==> exp/xenon <==
==> flow/design.v <==
module CORDIC #(parameter integer W = 32)
(
    input wire clk,
    input wire start,
    input wire signed [31:0] x,
    input wire signed [31:0] y,
    output wire signed [W-1:0]phi,
    output wire done
);
wire sigma;
wire signed [31:0] x_shift;
wire signed [31:0] y_shift;
reg [5:0] counter;
reg signed [31:0] x_reg;
reg signed [31:0] y_reg;
reg signed [31:0] z;
wire signed [31:0] atan_table [0:27];
assign atan_table[00] = 32'h3243f6a9; 
assign atan_table[01] = 32'h1dac6705;
assign atan_table[02] = 32'h0fadbafd;
assign atan_table[03] = 32'h07f56ea7;
assign atan_table[04] = 32'h03feab77;
assign atan_table[05] = 32'h01ffd55c;
assign atan_table[06] = 32'h00fffaab;
assign atan_table[07] = 32'h007fff55;
assign atan_table[08] = 32'h003fffeb;
assign atan_table[09] = 32'h001ffffd;
assign atan_table[10] = 32'h00100000;
assign atan_table[11] = 32'h00080000;
assign atan_table[12] = 32'h00040000;
assign atan_table[13] = 32'h00020000;
assign atan_table[14] = 32'h00010000;
assign atan_table[15] = 32'h00008000;
assign atan_table[16] = 32'h00004000;
assign atan_table[17] = 32'h00002000;
assign atan_table[18] = 32'h00001000;
assign atan_table[19] = 32'h00000800;
assign atan_table[20] = 32'h00000400;
assign atan_table[21] = 32'h00000200;
assign atan_table[22] = 32'h00000100;
assign atan_table[23] = 32'h00000080;
assign atan_table[24] = 32'h00000040;
assign atan_table[25] = 32'h00000020;
assign atan_table[26] = 32'h00000010;
assign atan_table[27] = 32'h00000008;
assign sigma = y_reg[31];
assign x_shift = y_reg >>> counter; 
assign y_shift = x_reg >>> counter; 
assign phi = z[31:31-W+1];
assign done = (counter == 28);
always @(posedge clk) begin
    if(start)begin
        x_reg <= x;
        y_reg <= y;
        z <= 0;
        counter <= 0;
    end
    else begin
        if(counter == 28) begin
            x_reg <= x_reg;
            y_reg <= y_reg;
            z <= z;
            counter <= counter;
        end
        else begin
            x_reg <= sigma ? (x_reg - x_shift) : (x_reg + x_shift);
            y_reg <= sigma ? (y_reg + y_shift) : (y_reg - y_shift);
            z <= sigma ? (z - atan_table[counter]) : (z + atan_table[counter]);
            counter <= counter + 1;
        end
    end
end
endmodule
==> flow/run.sh <==
#!/bin/bash
# the make line also repeats each setting of config.mk as NAME=value (left out here)
make -C /OpenROAD-flow-scripts/flow DESIGN_CONFIG=/design/flow/config.mk WORK_HOME=/design/flow/orfs CLKGATE_MAP_FILE= finish
==> flow/config.mk <==
export PLATFORM = sky130hd
export DESIGN_NAME = CORDIC
export DESIGN_NICKNAME = CORDIC
export VERILOG_FILES = /design/flow/design.v
export SDC_FILE = /design/flow/constraint.sdc
export NUM_CORES = 4
export LEC_CHECK = 0
export CAP_MARGIN = 20
export CORE_MARGIN = 5
export CORE_UTILIZATION = 63
export MAX_ROUTING_LAYER = met4
export MIN_ROUTING_LAYER = met2
export SLEW_MARGIN = 20
==> flow/constraint.sdc <==
create_clock -name core_clock -period 7.5 [get_ports {clk}]
set_input_delay 1.5000 -clock core_clock [delete_from_list [all_inputs] [get_ports {clk}]]
set_output_delay 1.5000 -clock core_clock [all_outputs]
set_load 0.01 [all_outputs]
==> exp/sierra: changes against exp/xenon <==
CORE_MARGIN = 2   (was 5)
CORE_UTILIZATION = 66   (was 63)
MAX_ROUTING_LAYER = not set   (was met4)
MIN_ROUTING_LAYER = not set   (was met2)
SETUP_SLACK_MARGIN = 1.34   (was not set)
TNS_END_PERCENT = 5   (was not set)
==> flow/constraint.sdc (replaced) <==
create_clock -name core_clock -period 6.69 [get_ports {clk}]
set_input_delay 1.3380 -clock core_clock [delete_from_list [all_inputs] [get_ports {clk}]]
set_output_delay 1.3380 -clock core_clock [all_outputs]
set_load 0.01 [all_outputs]
==> exp/garnet: changes against exp/xenon <==
CAP_MARGIN = 10   (was 20)
CORE_ASPECT_RATIO = 0.52   (was not set)
CORE_MARGIN = 2   (was 5)
CORE_UTILIZATION = 72   (was 63)
MAX_ROUTING_LAYER = not set   (was met4)
MIN_ROUTING_LAYER = not set   (was met2)
PLACE_DENSITY = 0.67   (was not set)
==> flow/constraint.sdc (replaced) <==
create_clock -name core_clock -period 4.07 [get_ports {clk}]
set_input_delay 0.8140 -clock core_clock [delete_from_list [all_inputs] [get_ports {clk}]]
set_output_delay 0.8140 -clock core_clock [all_outputs]
set_load 0.01 [all_outputs]
==> summary of the runs <==
exp/xenon stopped in 5_1_grt. exp/sierra finished clean. exp/garnet aborted during 3_5_place_dp with DPL-0038.
Synthesized cell count is the same in exp/garnet and exp/xenon.
Die area, lowest first: exp/garnet, exp/sierra, exp/xenon.
Area after synthesis is the same in exp/sierra and exp/garnet.
==> figures <==
quantity                                                           exp/garnet                   exp/xenon                  exp/sierra
Die width                                                              212 µm                      171 µm                      161 µm
Die outline area                                                    23900 µm²                   29100 µm²                   25900 µm²
Placeable core region                                               22100 µm²                   25300 µm²                   24200 µm²
Clock Tree Buf Depth                                                        -                           2                           2
Placed Instance Area                                                        -                   17500 µm²                   18000 µm²
Final GP Congestion                                                      1.46                        1.33                        1.14
H-tree depth                                                                -                           3                           3
Outcome                                                        did not finish              did not finish  no timing/DRC/antenna violations
Failing step                                                     3_5_place_dp                     5_1_grt                           -
Post-synthesis share of cell area spent on xor and xnor gates           7.89%                       7.89%                       7.89%
Post-detail-place hpwl                                                      -                     44.2 mm                     44.4 mm
Clock root buffer master                                                    -  sky130_fd_sc_hd__clkbuf_16  sky130_fd_sc_hd__clkbuf_16
Cells in synth_stat.txt                                                  2020                        2020                        2020
Sink Count                                                                  -                         102                         102
Total CTS buffers                                                           -                           9                           9
Die height                                                             112 µm                      171 µm                      161 µm
Cell resize tally after clock tree synthesis                                -                           0                         122
Cell Count Post-Placement                                                   -                        2379                        2436
Hold Buf Count CTS                                                          -                           0                           0
Count of buffers added by post-CTS timing repair for setup                  -                           0                          76
Number of placement rows                                                   39                          58                          57
Starting utilization of the core area                                   73.7%                       64.2%                       67.1%
Pre-CTS setup slack                                                         -                    0.477 ns                    0.107 ns
